==> inputs of run B <==
==> flow/design.v <==
`timescale 1ns / 1ps
module Lowpass(input clk, input rst, input en, input [15:0] in, output [15:0] out);
	reg [15:0] ff [31:0];
	assign out = en ? ( ff[0] + ff[1] + ff[2]+ ff[3]+ ff[4]+ ff[5]+ ff[6]+ ff[7]+ ff[8]+ ff[9]+ ff[10]+ ff[11]+ ff[12]+ ff[13]+ ff[14]+
	ff[15]+ ff[16]+ ff[17]+ ff[18]+ ff[19]+ ff[20]+ ff[21]+ ff[22]+ ff[23]+ ff[24]+ ff[25]+ ff[26]+ ff[27]+ ff[28]+ ff[29]+ ff[30]+ ff[31]) >> 6 : 16'b0;
	integer i, j;
	always@(posedge clk or posedge rst) begin
		if(rst)
			for(i = 0; i < 32; i = i + 1)
				ff[i] <= 16'b0;
		else if(en) begin
			ff[0] <= in;
			for(i = 1; i < 32; i = i + 1)
				ff[i] <= ff[i-1];
		end
	end
endmodule
==> flow/run.sh <==
#!/bin/bash
# the make line also repeats each setting of config.mk as NAME=value (left out here)
make -C /OpenROAD-flow-scripts/flow DESIGN_CONFIG=/design/flow/config.mk WORK_HOME=/design/flow/orfs CLKGATE_MAP_FILE= finish
==> flow/config.mk <==
export PLATFORM = sky130hd
export DESIGN_NAME = Lowpass
export DESIGN_NICKNAME = Lowpass
export VERILOG_FILES = /design/flow/design.v
export SDC_FILE = /design/flow/constraint.sdc
export NUM_CORES = 4
export LEC_CHECK = 0
export ABC_AREA = 0
export CAP_MARGIN = 25
export CELL_PAD_IN_SITES_DETAIL_PLACEMENT = 1
export CELL_PAD_IN_SITES_GLOBAL_PLACEMENT = 3
export CORE_ASPECT_RATIO = 1.96
export CORE_MARGIN = 10
export CORE_UTILIZATION = 48
export GPL_ROUTABILITY_DRIVEN = 1
export GPL_TIMING_DRIVEN = 1
export HOLD_SLACK_MARGIN = 0.13
export MAX_ROUTING_LAYER = met5
export MIN_ROUTING_LAYER = met2
export PLACE_DENSITY_LB_ADDON = 0.26
export SETUP_SLACK_MARGIN = 1.76
export SLEW_MARGIN = 20
export TNS_END_PERCENT = 5
==> flow/constraint.sdc <==
create_clock -name core_clock -period 11.4 [get_ports {clk}]
set_input_delay 2.2800 -clock core_clock [delete_from_list [all_inputs] [get_ports {clk}]]
set_output_delay 2.2800 -clock core_clock [all_outputs]
set_load 0.01 [all_outputs]
==> inputs of run M, as changes to run B <==
ABC_AREA = unset   (was 0)
CAP_MARGIN = 0   (was 25)
CELL_PAD_IN_SITES_GLOBAL_PLACEMENT = 1   (was 3)
CORE_ASPECT_RATIO = 0.63   (was 1.96)
CORE_MARGIN = 2   (was 10)
CORE_UTILIZATION = 66   (was 48)
GPL_ROUTABILITY_DRIVEN = 0   (was 1)
GPL_TIMING_DRIVEN = unset   (was 1)
HOLD_SLACK_MARGIN = unset   (was 0.13)
MAX_ROUTING_LAYER = unset   (was met5)
MIN_ROUTING_LAYER = unset   (was met2)
PLACE_DENSITY = 0.78   (was unset)
PLACE_DENSITY_LB_ADDON = unset   (was 0.26)
SETUP_SLACK_MARGIN = unset   (was 1.76)
SLEW_MARGIN = 40   (was 20)
TNS_END_PERCENT = unset   (was 5)
==> flow/constraint.sdc (replaced) <==
create_clock -name core_clock -period 7.21 [get_ports {clk}]
set_input_delay 1.4420 -clock core_clock [delete_from_list [all_inputs] [get_ports {clk}]]
set_output_delay 1.4420 -clock core_clock [all_outputs]
set_load 0.01 [all_outputs]
==> inputs of run H, as changes to run B <==
ABC_AREA = 1   (was 0)
CAP_MARGIN = 40   (was 25)
CELL_PAD_IN_SITES_DETAIL_PLACEMENT = unset   (was 1)
CELL_PAD_IN_SITES_GLOBAL_PLACEMENT = unset   (was 3)
CORE_ASPECT_RATIO = unset   (was 1.96)
CORE_MARGIN = 2   (was 10)
CORE_UTILIZATION = 72   (was 48)
CTS_CLUSTER_SIZE = 10   (was unset)
GPL_ROUTABILITY_DRIVEN = 0   (was 1)
GPL_TIMING_DRIVEN = unset   (was 1)
HOLD_SLACK_MARGIN = 0.28   (was 0.13)
MAX_ROUTING_LAYER = unset   (was met5)
MIN_ROUTING_LAYER = unset   (was met2)
PLACE_DENSITY_LB_ADDON = 0.06   (was 0.26)
SETUP_SLACK_MARGIN = 0.82   (was 1.76)
TNS_END_PERCENT = 10   (was 5)
==> flow/constraint.sdc (replaced) <==
create_clock -name core_clock -period 5.58 [get_ports {clk}]
set_input_delay 1.1160 -clock core_clock [delete_from_list [all_inputs] [get_ports {clk}]]
set_output_delay 1.1160 -clock core_clock [all_outputs]
set_load 0.01 [all_outputs]
==> inputs of run X, as changes to run B <==
ABC_AREA = unset   (was 0)
CAP_MARGIN = 20   (was 25)
CELL_PAD_IN_SITES_DETAIL_PLACEMENT = 2   (was 1)
CELL_PAD_IN_SITES_GLOBAL_PLACEMENT = unset   (was 3)
CORE_ASPECT_RATIO = unset   (was 1.96)
CORE_MARGIN = 8   (was 10)
CORE_UTILIZATION = 40   (was 48)
GPL_ROUTABILITY_DRIVEN = unset   (was 1)
HOLD_SLACK_MARGIN = unset   (was 0.13)
MAX_ROUTING_LAYER = met4   (was met5)
MIN_ROUTING_LAYER = unset   (was met2)
PLACE_DENSITY_LB_ADDON = unset   (was 0.26)
SETUP_SLACK_MARGIN = unset   (was 1.76)
SLEW_MARGIN = 30   (was 20)
TNS_END_PERCENT = unset   (was 5)
==> flow/constraint.sdc (replaced) <==
create_clock -name core_clock -period 7.82 [get_ports {clk}]
set_input_delay 1.5640 -clock core_clock [delete_from_list [all_inputs] [get_ports {clk}]]
set_output_delay 1.5640 -clock core_clock [all_outputs]
set_load 0.01 [all_outputs]
==> comparison table <==
Status: run M did not finish; run X finished with violations; run H finished with violations; run B complete, no violations
Last stage reached: run M 4_1_cts; run X -; run H -; run B -
Violated checks: run M -; run X negative setup slack; run H negative setup slack; run B -
Clock Skew: run M -; run X 20.3 ps; run H 13.7 ps; run B 18.8 ps
Fraction of met1 tracks used by global routing: run M -; run X 22.4%; run H 34.6%; run B 0%
Adder Area Share: run M 29.1%; run X 29.1%; run H 28.7%; run B 29.1%
Number of warnings in the stage logs: run M -; run X 37; run H 42; run B 40
Number of max-cap violations: run M -; run X 0; run H 0; run B 0
Synthesis-to-layout area growth: run M -; run X 18.2%; run H 13.8%; run B 9.83%
Reg-to-reg critical path endpoint: run M -; run X ff[18][6]; run H ff[21][6]; run B ff[19][13]
Register share after synthesis: run M 42.4%; run X 42.4%; run H 41.7%; run B 42.4%
Number of sequential storage elements: run M -; run X 512; run H 512; run B 512
Simple share: run M 2.73%; run X 2.73%; run H 9.71%; run B 2.73%
Routed length on met2: run M -; run X 60,500 um; run H 35,300 um; run B 45,200 um
CTS sink count: run M -; run X 512; run H 512; run B 512
RR Startpoint: run M -; run X ff[18][6]; run H ff[20][6]; run B ff[18][13]
Met2 GRT Util: run M -; run X 49.0%; run H 57.9%; run B 42.1%
Hold Crit Depth: run M -; run X 2; run H 2; run B 2

* * *

==> inputs of pepper <==
Starts from the design.v that is shown in full above.
clock: 6.11 ns
lec_check: 0
abc_area: 1
cap_margin: 20
core_margin: 2
core_utilization: 72
cts_cluster_size: 72
max_routing_layer: met4
place_density_lb_addon: 0.06
slew_margin: 20
run.sh (not shown) runs the stock make flow with config.mk's settings and CLKGATE_MAP_FILE=.
==> inputs of cedar, as changes to pepper <==
==> flow/config.mk (replaced) <==
export PLATFORM = sky130hd
export DESIGN_NAME = Lowpass
export DESIGN_NICKNAME = Lowpass
export VERILOG_FILES = /design/flow/design.v
export SDC_FILE = /design/flow/constraint.sdc
export NUM_CORES = 4
export LEC_CHECK = 0
export CAP_MARGIN = 20
export CELL_PAD_IN_SITES_DETAIL_PLACEMENT = 2
export CORE_ASPECT_RATIO = 0.94
export CORE_MARGIN = 5
export CORE_UTILIZATION = 40
export GPL_ROUTABILITY_DRIVEN = 0
export GPL_TIMING_DRIVEN = 1
export MAX_ROUTING_LAYER = met4
export SLEW_MARGIN = 30
==> flow/constraint.sdc (replaced) <==
create_clock -name core_clock -period 7.82 [get_ports {clk}]
set_input_delay 1.5640 -clock core_clock [delete_from_list [all_inputs] [get_ports {clk}]]
set_output_delay 1.5640 -clock core_clock [all_outputs]
set_load 0.01 [all_outputs]
==> inputs of maple, as changes to pepper <==
==> flow/config.mk (replaced) <==
export PLATFORM = sky130hd
export DESIGN_NAME = Lowpass
export DESIGN_NICKNAME = Lowpass
export VERILOG_FILES = /design/flow/design.v
export SDC_FILE = /design/flow/constraint.sdc
export NUM_CORES = 4
export LEC_CHECK = 0
export CAP_MARGIN = 20
export CORE_MARGIN = 2
export CORE_UTILIZATION = 72
export PLACE_DENSITY = 0.67
export SLEW_MARGIN = 20
==> flow/constraint.sdc (replaced) <==
create_clock -name core_clock -period 7.83 [get_ports {clk}]
set_input_delay 1.5660 -clock core_clock [delete_from_list [all_inputs] [get_ports {clk}]]
set_output_delay 1.5660 -clock core_clock [all_outputs]
set_load 0.01 [all_outputs]
==> inputs of lagoon, as changes to pepper <==
==> flow/config.mk (replaced) <==
export PLATFORM = sky130hd
export DESIGN_NAME = Lowpass
export DESIGN_NICKNAME = Lowpass
export VERILOG_FILES = /design/flow/design.v
export SDC_FILE = /design/flow/constraint.sdc
export NUM_CORES = 4
export LEC_CHECK = 0
export CAP_MARGIN = 20
export CORE_MARGIN = 2
export CORE_UTILIZATION = 66
export SETUP_SLACK_MARGIN = 1.6
export SLEW_MARGIN = 20
==> flow/constraint.sdc (replaced) <==
create_clock -name core_clock -period 6.72 [get_ports {clk}]
set_input_delay 1.3440 -clock core_clock [delete_from_list [all_inputs] [get_ports {clk}]]
set_output_delay 1.3440 -clock core_clock [all_outputs]
set_load 0.01 [all_outputs]
==> results <==
pepper finished but fails on negative setup slack. cedar finished with negative setup slack left. lagoon finished with negative setup slack left. maple finished but failed the layout checks on negative setup slack.
Clock skew: maple < pepper < cedar < lagoon.
The highest register-to-register slack belongs to maple, the lowest to pepper.
The lowest non-clock buffer count belongs to maple, the highest to lagoon.
Wire length is about the same in maple and lagoon.
First-iteration DRC count, highest first: pepper, cedar, maple, lagoon.
The lowest worst setup slack belongs to pepper, the highest to maple.
Against pepper, the global-route usage of lagoon is lower by 7.0 points.
==> figures <==
Status: cedar complete, but fails checks; maple complete, but fails checks; pepper complete, but fails checks; lagoon complete, but fails checks
Reasons for failing layout checks: cedar negative setup slack; maple negative setup slack; pepper negative setup slack; lagoon negative setup slack
Tap cell count: cedar 990; maple 539; pepper 539; lagoon 600
Origin of the critical flop-to-flop path: cedar ff[18][2]$_DFFE_PP0P_; maple ff[7][9]$_DFFE_PP0P_; pepper ff[17][5]$_DFFE_PP0P_; lagoon ff[14][2]$_DFFE_PP0P_
Startpoint of the most critical setup path: cedar ff[24][2]$_DFFE_PP0P_; maple ff[3][5]$_DFFE_PP0P_; pepper ff[20][6]$_DFFE_PP0P_; lagoon ff[11][2]$_DFFE_PP0P_
Fraction of area in clock buffers and inverters: cedar 5.90%; maple 5.18%; pepper 4.90%; lagoon 5.10%
Adder-cell area share of the yosys netlist: cedar 29.1%; maple 29.1%; pepper 28.7%; lagoon 29.1%
Mapped cell area: cedar 0.0302 mm²; maple 0.0302 mm²; pepper 0.0307 mm²; lagoon 0.0302 mm²
Weighted congestion at the end of routability-driven global placement: cedar -; maple 0.804; pepper 0.882; lagoon 0.820
Worst clock skew on the final layout: cedar 0.0275 ns; maple 0.0145 ns; pepper 0.0189 ns; lagoon 0.0280 ns
Wire length of the first global-routing pass: cedar 155 mm; maple 92.1 mm; pepper 108 mm; lagoon 92.1 mm
Via density per instance: cedar 5.12; maple 5.19; pepper 5.26; lagoon 5.01
Clock latency (worst-skew pair): cedar 0.68 ns; maple 0.61 ns; pepper 0.62 ns; lagoon 0.62 ns
